==> flow/design.v (excerpt) <==
module fpadder (output logic [31:0] sum, output logic ready,
                input logic [31:0] a, input logic clock, nreset);
Size: about 140 flip-flops, ~18000 um2 of cells after synthesis.
clock: 10.5 ns
lec_check: 0
cap_margin: 40
cell_pad_in_sites_global_placement: 0
core_aspect_ratio: 0.5
core_margin: 2
core_utilization: 29
cts_cluster_diameter: 400
cts_cluster_size: 100
gpl_routability_driven: 1
min_routing_layer: met1
setup_slack_margin: 0.17
slew_margin: 20
tns_end_percent: 40
run.sh (not shown) runs the stock make flow with config.mk's settings and CLKGATE_MAP_FILE=.
Then changed:
- CAP_MARGIN: 40 -> 20
- CELL_PAD_IN_SITES_GLOBAL_PLACEMENT: 0 -> default
- CORE_ASPECT_RATIO: 0.5 -> default
- CORE_UTILIZATION: 29 -> 58
- CTS_CLUSTER_DIAMETER: 400 -> default
- CTS_CLUSTER_SIZE: 100 -> default
- GPL_ROUTABILITY_DRIVEN: 1 -> default
- MIN_ROUTING_LAYER: met1 -> default
- SETUP_SLACK_MARGIN: 0.17 -> default
- TNS_END_PERCENT: 40 -> default
- clock period: 10.5 -> 8.51 ns (I/O delays scaled with it)
Result: The new run finished clean. Non-clock buffer count came out higher by 20. Count of clock-buffer cells in the layout came out lower by 1. Power came out higher by a quarter to a third. Worst setup slack got worse by 850 ps. Area after synthesis stays the same.
Then changed:
- CORE_UTILIZATION: 58 -> 26
- clock period: 8.51 -> 9.53 ns (I/O delays scaled with it)
What happened: The new run finished clean. Clock skew rises by 4.1 ps. Via count falls by a little under a tenth. Clock power falls by a few percent. Critical path depth is unchanged.

fpadder again, from the RTL that the note above started with.
Settings: LEC_CHECK=0, CAP_MARGIN=20, CORE_MARGIN=8, CORE_UTILIZATION=60, CTS_CLUSTER_DIAMETER=59, GPL_TIMING_DRIVEN=1, HOLD_SLACK_MARGIN=0.16, PLACE_DENSITY=0.36, SETUP_SLACK_MARGIN=1.96, SLEW_MARGIN=20, TNS_END_PERCENT=60; clock period 7.05 ns.
==> next run, changes <==
==> flow/config.mk (replaced) <==
export PLATFORM = sky130hd
export DESIGN_NAME = fpadder
export DESIGN_NICKNAME = fpadder
export VERILOG_FILES = /design/flow/design.v
export SDC_FILE = /design/flow/constraint.sdc
export NUM_CORES = 4
export LEC_CHECK = 0
export CAP_MARGIN = 40
export CELL_PAD_IN_SITES_GLOBAL_PLACEMENT = 0
export CORE_MARGIN = 2
export CORE_UTILIZATION = 61
export GPL_ROUTABILITY_DRIVEN = 1
export MIN_ROUTING_LAYER = met1
export SETUP_SLACK_MARGIN = 1.84
export SLEW_MARGIN = 20
export TNS_END_PERCENT = 5
==> flow/constraint.sdc (replaced) <==
create_clock -name core_clock -period 7.08 [get_ports {clock}]
set_input_delay 1.4160 -clock core_clock [delete_from_list [all_inputs] [get_ports {clock}]]
set_output_delay 1.4160 -clock core_clock [all_outputs]
set_load 0.01 [all_outputs]
Utilization fell by 2.6 points.
Global-route usage rose by 5.6 points.
Cell count fell by 1.4%.
Worst hold slack is better by 8.0 ps.
Cell area fell by about 4.3%.
Wire length fell by about 5%.
Setup slack is worse by 12 ps.
Die area fell by about 14%.

oak:
Starting RTL as in the previous note.
Settings: LEC_CHECK=0, ABC_AREA=1, CAP_MARGIN=25, CORE_ASPECT_RATIO=0.74, CORE_MARGIN=2, CORE_UTILIZATION=24, CTS_CLUSTER_DIAMETER=229, CTS_CLUSTER_SIZE=49, GPL_ROUTABILITY_DRIVEN=0, MIN_ROUTING_LAYER=met1, PLACE_DENSITY_LB_ADDON=0.09, SETUP_SLACK_MARGIN=-0.1, SLEW_MARGIN=25, TNS_END_PERCENT=45; clock period 6.47 ns.
Edits applied to the flow inputs when going from oak to pine:
- removing TNS_END_PERCENT (formerly 45)
- removing ABC_AREA (formerly 1)
- changing CORE_UTILIZATION from 24 to 40
- removing CORE_ASPECT_RATIO (formerly 0.74)
- removing CTS_CLUSTER_SIZE (formerly 49)
- removing MIN_ROUTING_LAYER (formerly met1)
- removing GPL_ROUTABILITY_DRIVEN (formerly 0)
- changing SLEW_MARGIN from 25 to 20
- removing SETUP_SLACK_MARGIN (formerly -0.1)
- changing CAP_MARGIN from 25 to 20
- removing CTS_CLUSTER_DIAMETER (formerly 229)
- removing PLACE_DENSITY_LB_ADDON (formerly 0.09)
- changing the clock period (ns, I/O delays scaled along) from 6.47 to 9.53
==> comparison <==
Higher clock period minus final worst setup slack was reported by pine, not oak.
pine ended up with o311ai_0 as its cell at the slowest stage of the critical path; oak ended up with dfrtp_1.
The die boundary height reported for pine is smaller than that of oak by about 9%.
Compare pine and oak | global-route usage lower: oak
pine vs oak: count of standard-cell rows down in pine
Post-synthesis cell area, pine and oak, lower one = oak.

fpadder again, from the RTL that the note above started with.
make LEC_CHECK=0 ABC_AREA=1 CAP_MARGIN=30 CELL_PAD_IN_SITES_DETAIL_PLACEMENT=2 CELL_PAD_IN_SITES_GLOBAL_PLACEMENT=2 CORE_ASPECT_RATIO=0.54 CORE_MARGIN=2 CORE_UTILIZATION=18 CTS_CLUSTER_DIAMETER=377 GPL_ROUTABILITY_DRIVEN=0 GPL_TIMING_DRIVEN=0 SLEW_MARGIN=20 TNS_END_PERCENT=35 finish   # period 20.0 ns
The baseline finished clean.
==> next run, changes <==
==> flow/config.mk (replaced) <==
export PLATFORM = sky130hd
export DESIGN_NAME = fpadder
export DESIGN_NICKNAME = fpadder
export VERILOG_FILES = /design/flow/design.v
export SDC_FILE = /design/flow/constraint.sdc
export NUM_CORES = 4
export LEC_CHECK = 0
export CAP_MARGIN = 20
export CORE_MARGIN = 2
export CORE_UTILIZATION = 64
export SETUP_SLACK_MARGIN = 1.62
export SLEW_MARGIN = 20
export TNS_END_PERCENT = 5
==> flow/constraint.sdc (replaced) <==
create_clock -name core_clock -period 8.51 [get_ports {clock}]
set_input_delay 1.7020 -clock core_clock [delete_from_list [all_inputs] [get_ports {clock}]]
set_output_delay 1.7020 -clock core_clock [all_outputs]
set_load 0.01 [all_outputs]
Hold slack is better by 0.016 ns.
Routed wire length goes down by 30%.
Via count goes down by 3.5%.
Die area came out lower by 71%.
Setup slack is worse by 8.7 ns.
==> next run, changes <==
--- a/flow/config.mk
+++ b/flow/config.mk
@@ -10,2 +10,4 @@
-export CORE_UTILIZATION = 64
-export SETUP_SLACK_MARGIN = 1.62
+export CORE_UTILIZATION = 66
+export HOLD_SLACK_MARGIN = -0.08
+export MAX_ROUTING_LAYER = met4
+export SETUP_SLACK_MARGIN = 1.73
@@ -13 +15 @@
-export TNS_END_PERCENT = 5
+export TNS_END_PERCENT = 75
==> flow/constraint.sdc (replaced) <==
create_clock -name core_clock -period 6.84 [get_ports {clock}]
set_input_delay 1.3680 -clock core_clock [delete_from_list [all_inputs] [get_ports {clock}]]
set_output_delay 1.3680 -clock core_clock [all_outputs]
set_load 0.01 [all_outputs]
- The new run completed, yet does not pass: setup timing
- setup slack gets worse by 1.8 ns
- sequential share of layout area shrinks by 1.6 points
- final area grows by 9.8%
- die area shrinks by 3.0%
- worst hold slack gets worse by 0.020 ns
- via count grows by about 9%
- cell count grows by about 5%
- global-route usage grows by 2.3 points
- sequential power grows by about 24%
- count of clock-buffer cells in the layout grows by 1
- total power grows by about 26%

## v47
fpadder again, from the RTL that the note above started with.
clock: 11.8 ns
lec_check: 0
cap_margin: 40
cell_pad_in_sites_global_placement: 0
core_margin: 2
core_utilization: 54
gpl_routability_driven: 1
hold_slack_margin: 0.29
min_routing_layer: met1
setup_slack_margin: -0.95
slew_margin: 20
tns_end_percent: 40
What v42 does differently from v47 at the input level:
==> flow/config.mk <==
export PLATFORM = sky130hd
export DESIGN_NAME = fpadder
export DESIGN_NICKNAME = fpadder
export VERILOG_FILES = /design/flow/design.v
export SDC_FILE = /design/flow/constraint.sdc
export NUM_CORES = 4
export LEC_CHECK = 0
export CAP_MARGIN = 15
export CORE_MARGIN = 2
export CORE_UTILIZATION = 70
export CTS_CLUSTER_SIZE = 36
export HOLD_SLACK_MARGIN = -0.05
export SETUP_SLACK_MARGIN = 3.43
export SLEW_MARGIN = 20
==> comparison <==
Compared with v47, in v42 area added between synthesis and finish fell by 1.2 points, wire length on met3 rose by 26%, end-of-flow core utilization rose by 17 points, clock latency on the worst-skew pair fell by 0.02 ns.
--- input diff v42..v18 ---
diff --git a/flow/config.mk b/flow/config.mk
--- a/flow/config.mk
+++ b/flow/config.mk
@@ -8 +8,2 @@
-export CAP_MARGIN = 15
+export CAP_MARGIN = 20
+export CELL_PAD_IN_SITES_GLOBAL_PLACEMENT = 2
@@ -10,4 +11,2 @@
-export CORE_UTILIZATION = 70
-export CTS_CLUSTER_SIZE = 36
-export HOLD_SLACK_MARGIN = -0.05
-export SETUP_SLACK_MARGIN = 3.43
+export CORE_UTILIZATION = 40
+export GPL_TIMING_DRIVEN = 0
==> flow/constraint.sdc <==
create_clock -name core_clock -period 20.0 [get_ports {clock}]
set_input_delay 4.0000 -clock core_clock [delete_from_list [all_inputs] [get_ports {clock}]]
set_output_delay 4.0000 -clock core_clock [all_outputs]
set_load 0.01 [all_outputs]
==> comparison <==
- Final critical-path required period: v18 > v42
- As of v18, number of placed instances, taps included had risen by more than 10% compared to v42.
- v42 -> v18: critical path depth increased by a little under 10%
- v42 → v18: end-of-flow core utilization fell 30 points, number of fillers in the final layout rose 2568.
- v18 against v42; power density over cell area is down by more than a quarter.
- Compare v42 and v18 | initial antenna violation count higher: v42
- Looking at diode insertion count for antenna repair, v18 sits below v42.
[inputs] v57 vs v18
diff --git a/flow/config.mk b/flow/config.mk
--- a/flow/config.mk
+++ b/flow/config.mk
@@ -7,0 +8 @@
+export ABC_AREA = 1
@@ -9,2 +10 @@
-export CELL_PAD_IN_SITES_GLOBAL_PLACEMENT = 2
-export CORE_MARGIN = 2
+export CORE_MARGIN = 7
@@ -12 +12,4 @@
-export GPL_TIMING_DRIVEN = 0
+export CTS_CLUSTER_DIAMETER = 385
+export CTS_CLUSTER_SIZE = 93
+export PLACE_DENSITY = 0.5
+export SETUP_SLACK_MARGIN = -1.57
@@ -13,0 +17 @@
+export TNS_END_PERCENT = 20
==> results <==
Comparing v18 and v57, the higher total power was measured on v18.
Total grt overflow came out exactly the same in v18 and v57.
On mapped cell area, the higher figure sits with v18, not v57.
NOTE met1 routed wirelength after detailed routing v18->v57 decreased by a few percent
When v57 is set beside v18, its core box area turns out to be about 2.4% smaller.
Global-route wire length before repair for v57: about 7% down relative to v18
On cell area after layout: v57 sits below v18.
[v57 vs v18] sequential share of power: higher in v57
Initial antenna violation count ends up higher on v57.
| total instance count after detailed placement | v57 vs v18 | 219 higher |
On count of clock-buffer cells in the layout: v57 sits above v18.
> inputs changed (v57 -> v7)
diff --git a/flow/config.mk b/flow/config.mk
--- a/flow/config.mk
+++ b/flow/config.mk
@@ -10 +10,2 @@
-export CORE_MARGIN = 7
+export CELL_PAD_IN_SITES_GLOBAL_PLACEMENT = 2
+export CORE_MARGIN = 2
@@ -12,4 +13,3 @@
-export CTS_CLUSTER_DIAMETER = 385
-export CTS_CLUSTER_SIZE = 93
-export PLACE_DENSITY = 0.5
-export SETUP_SLACK_MARGIN = -1.57
+export CTS_CLUSTER_DIAMETER = 377
+export GPL_ROUTABILITY_DRIVEN = 0
+export GPL_TIMING_DRIVEN = 0
@@ -17 +17 @@
-export TNS_END_PERCENT = 20
+export TNS_END_PERCENT = 35
### Flow results
Between v57 and v7, the wire length is higher for v7.
Diff v57 -> v7 | met1 track utilization from global routing | increase of 5.2 points
In terms of combinational group share of total power, v7 and v57 differ only marginally.
Worst relative slew slack in v7 is 19 points lower than in v57
Compared with v57, in v7 register-to-register slack up 0.43 ns; share of the clock period used by the worst path has decreased; sequential share of cell area shrank by 0.50 points; global-route wire length before repair now sits higher.
The worst hold margin reported for v7 is smaller than that of v57 by 0.014 ns.
Power figures rest on the tool's default switching activity, not on a simulated workload.
